## v6
// top
module top(input clk, rst_raw, up, left, right, down, 
           input [15:0]switches, output dp,a,b,c,d,e,f,g, output [3:0]anode,
           output load_done, output reg fsm_done);
Size: ~1200 cells after synthesis, about 36 I/O pins.
make LEC_CHECK=0 CAP_MARGIN=20 CORE_MARGIN=2 CORE_UTILIZATION=72 CTS_CLUSTER_DIAMETER=311 CTS_CLUSTER_SIZE=10 SETUP_SLACK_MARGIN=0.55 SLEW_MARGIN=20 finish   # period 1.94 ns
run.sh (not shown) runs the stock make flow with config.mk's settings and CLKGATE_MAP_FILE=.
v6 did not run to completion, as it errored out during clock tree synthesis.
Relative to v6, the following input files were edited for v7:
# v6
export LEC_CHECK = 0
export CAP_MARGIN = 20
export CORE_MARGIN = 2
export CORE_UTILIZATION = 72
export CTS_CLUSTER_DIAMETER = 311
export CTS_CLUSTER_SIZE = 10
export SETUP_SLACK_MARGIN = 0.55
export SLEW_MARGIN = 20
create_clock -name core_clock -period 1.94 [get_ports {clk}]
# v7
export LEC_CHECK = 0
export CAP_MARGIN = 20
export CORE_MARGIN = 2
export CORE_UTILIZATION = 40
export SLEW_MARGIN = 20
create_clock -name core_clock -period 4.25 [get_ports {clk}]
Delta (v7 minus v6): floorplan-stage core utilization -33 points, part of the Yosys area used for sequential elements roughly the same, placer congestion estimate went down by 0.067, detailed placement HPWL lower. As far as number of cell instances after yosys synthesis goes, v7 and v6 are indistinguishable; the numbers are identical. Going from v6 to v7, horizontal die dimension saw an increase, count of standard-cell rows saw an increase, mux share of post-synthesis cell area saw little to no change, worst-case setup slack after placement saw an increase. Floorplan die area, v7 vs v6: up by more than half. v7 ran to completion and came out clean on the timing, design-rule and antenna checks.

---

== run A ==
Starting RTL as in the previous note.
==> flow/config.mk <==
export PLATFORM = sky130hd
export DESIGN_NAME = top
export DESIGN_NICKNAME = top
export VERILOG_FILES = /design/flow/design.v
export SDC_FILE = /design/flow/constraint.sdc
export NUM_CORES = 4
export LEC_CHECK = 0
export CAP_MARGIN = 20
export CORE_ASPECT_RATIO = 1.03
export CORE_MARGIN = 2
export CORE_UTILIZATION = 72
export CTS_CLUSTER_DIAMETER = 47
export GPL_ROUTABILITY_DRIVEN = 1
export MIN_ROUTING_LAYER = met1
export PLACE_DENSITY = 0.66
export SETUP_SLACK_MARGIN = 0.83
export SLEW_MARGIN = 30
export TNS_END_PERCENT = 80
==> flow/constraint.sdc <==
create_clock -name core_clock -period 6.21 [get_ports {clk}]
set_input_delay 1.2420 -clock core_clock [delete_from_list [all_inputs] [get_ports {clk}]]
set_output_delay 1.2420 -clock core_clock [all_outputs]
set_load 0.01 [all_outputs]
Having completed the whole flow, run A delivered a layout that passed the timing, design-rule and antenna checks.
--- input diff run A..run B ---
- GPL_ROUTABILITY_DRIVEN: 1 -> unset
- CORE_ASPECT_RATIO: 1.03 -> unset
- SLEW_MARGIN: 30 -> 20
- TNS_END_PERCENT: 80 -> unset
- MIN_ROUTING_LAYER: met1 -> unset
- CTS_CLUSTER_SIZE: unset -> 21
- CTS_CLUSTER_DIAMETER: 47 -> unset
- PLACE_DENSITY: 0.66 -> unset
- SETUP_SLACK_MARGIN: 0.83 -> unset
- the clock period (ns, I/O delays scaled along): 6.21 -> 2.43
==> comparison <==
Run A: full flow OK, the timing, design-rule and antenna checks passed
[run B] flow finished | final checks: failed | reasons: setup timing
For global-route wire length before repair, dividing the value from run B by the value from run A gives 1.11.
Between run B and run A, number of cells upsized or downsized after cts is lower for run A, run B comes in above that.
Reported leakage power grows by a little under 10% when moving from run A to run B.
Run B ends up with a worst setup slack that is 2.78 ns lower than in run A.
For run C, these inputs were changed with respect to run B:
- changing CORE_UTILIZATION from 72 to 66
- removing CTS_CLUSTER_SIZE (formerly 21)
- changing the clock period (ns, I/O delays scaled along) from 2.43 to 4.33
==> results <==
- Run C reached the final stage; the timing, design-rule and antenna checks on its layout passed.
- Run C vs. run B: worst hold slack held, ratio of final minimum period to clock period shows a reduction of 29 points, critical path arrival has increased.
- Routed wire length per instance came out lower on run C than on run B.
- Delta (run C minus run B): routed wire length down 4000 µm; maximum VDD drop down about 50%; final area down about 7%.

---

top again, from the RTL that the note above started with.
clock: 2.43 ns
lec_check: 0
abc_area: 1
cap_margin: 0
core_margin: 2
core_utilization: 72
cts_cluster_diameter: 372
cts_cluster_size: 10
place_density_lb_addon: 0.01
setup_slack_margin: -0.24
slew_margin: 20
The baseline completed without violations.
Next try:
==> flow/config.mk (replaced) <==
export PLATFORM = sky130hd
export DESIGN_NAME = top
export DESIGN_NICKNAME = top
export VERILOG_FILES = /design/flow/design.v
export SDC_FILE = /design/flow/constraint.sdc
export NUM_CORES = 4
export LEC_CHECK = 0
export CAP_MARGIN = 20
export CORE_MARGIN = 2
export CORE_UTILIZATION = 36
export SLEW_MARGIN = 20
==> flow/constraint.sdc (replaced) <==
create_clock -name core_clock -period 4.25 [get_ports {clk}]
set_input_delay 0.8500 -clock core_clock [delete_from_list [all_inputs] [get_ports {clk}]]
set_output_delay 0.8500 -clock core_clock [all_outputs]
set_load 0.01 [all_outputs]
Area after synthesis climbs by a few percent. Worst hold slack gets better by 21 ps. Cell area rises by a few percent. Via count came out lower by roughly a tenth. Combinational power falls by well over a third. Core utilization came out lower by 43 points. Sequential power came out lower by well over a third. Total power went down by well over a third. Clock power goes down by a quarter to a third.
Next try:
--- a/flow/config.mk
+++ b/flow/config.mk
@@ -10 +10,3 @@
-export CORE_UTILIZATION = 36
+export CORE_UTILIZATION = 70
+export CTS_CLUSTER_SIZE = 13
+export SETUP_SLACK_MARGIN = 1.92
@@ -11,0 +14 @@
+export TNS_END_PERCENT = 5
==> flow/constraint.sdc (replaced) <==
create_clock -name core_clock -period 6.6 [get_ports {clk}]
set_input_delay 1.3200 -clock core_clock [delete_from_list [all_inputs] [get_ports {clk}]]
set_output_delay 1.3200 -clock core_clock [all_outputs]
set_load 0.01 [all_outputs]
After rerunning: The changed run produced a clean layout; sequential cell count stays the same; cell area went down by 3.0%; utilization went up by 36 points; via count rose by 1.6%; power went down by 37%; register-to-register slack gets better by 2400 ps; final cell count shrinks by 12%; non-clock buffer count increases by 1; worst setup slack improves by 1800 ps; critical path depth does not change; hold slack barely changes.
Next try:
--- a/flow/config.mk
+++ b/flow/config.mk
@@ -10,3 +10,2 @@
-export CORE_UTILIZATION = 70
-export CTS_CLUSTER_SIZE = 13
-export SETUP_SLACK_MARGIN = 1.92
+export CORE_UTILIZATION = 72
+export CTS_CLUSTER_SIZE = 10
@@ -14 +12,0 @@
-export TNS_END_PERCENT = 5
==> flow/constraint.sdc (replaced) <==
create_clock -name core_clock -period 2.43 [get_ports {clk}]
set_input_delay 0.4860 -clock core_clock [delete_from_list [all_inputs] [get_ports {clk}]]
set_output_delay 0.4860 -clock core_clock [all_outputs]
set_load 0.01 [all_outputs]
What happened:
- critical path depth stays the same
- sequential share of layout area shrinks by 2.7 points
- first-iteration DRC count grows by 17%
- clock skew shrinks by 7.4 ps
- hold slack gets better by 6.1 ps
- via count went up by 8.3%
- final area rises by 6.7%
- die area shrinks by 2.7%
- sequential cell count stays the same
- routed wire length rose by 15%
No activity file was given, so power comes from the tool's default toggle rates.
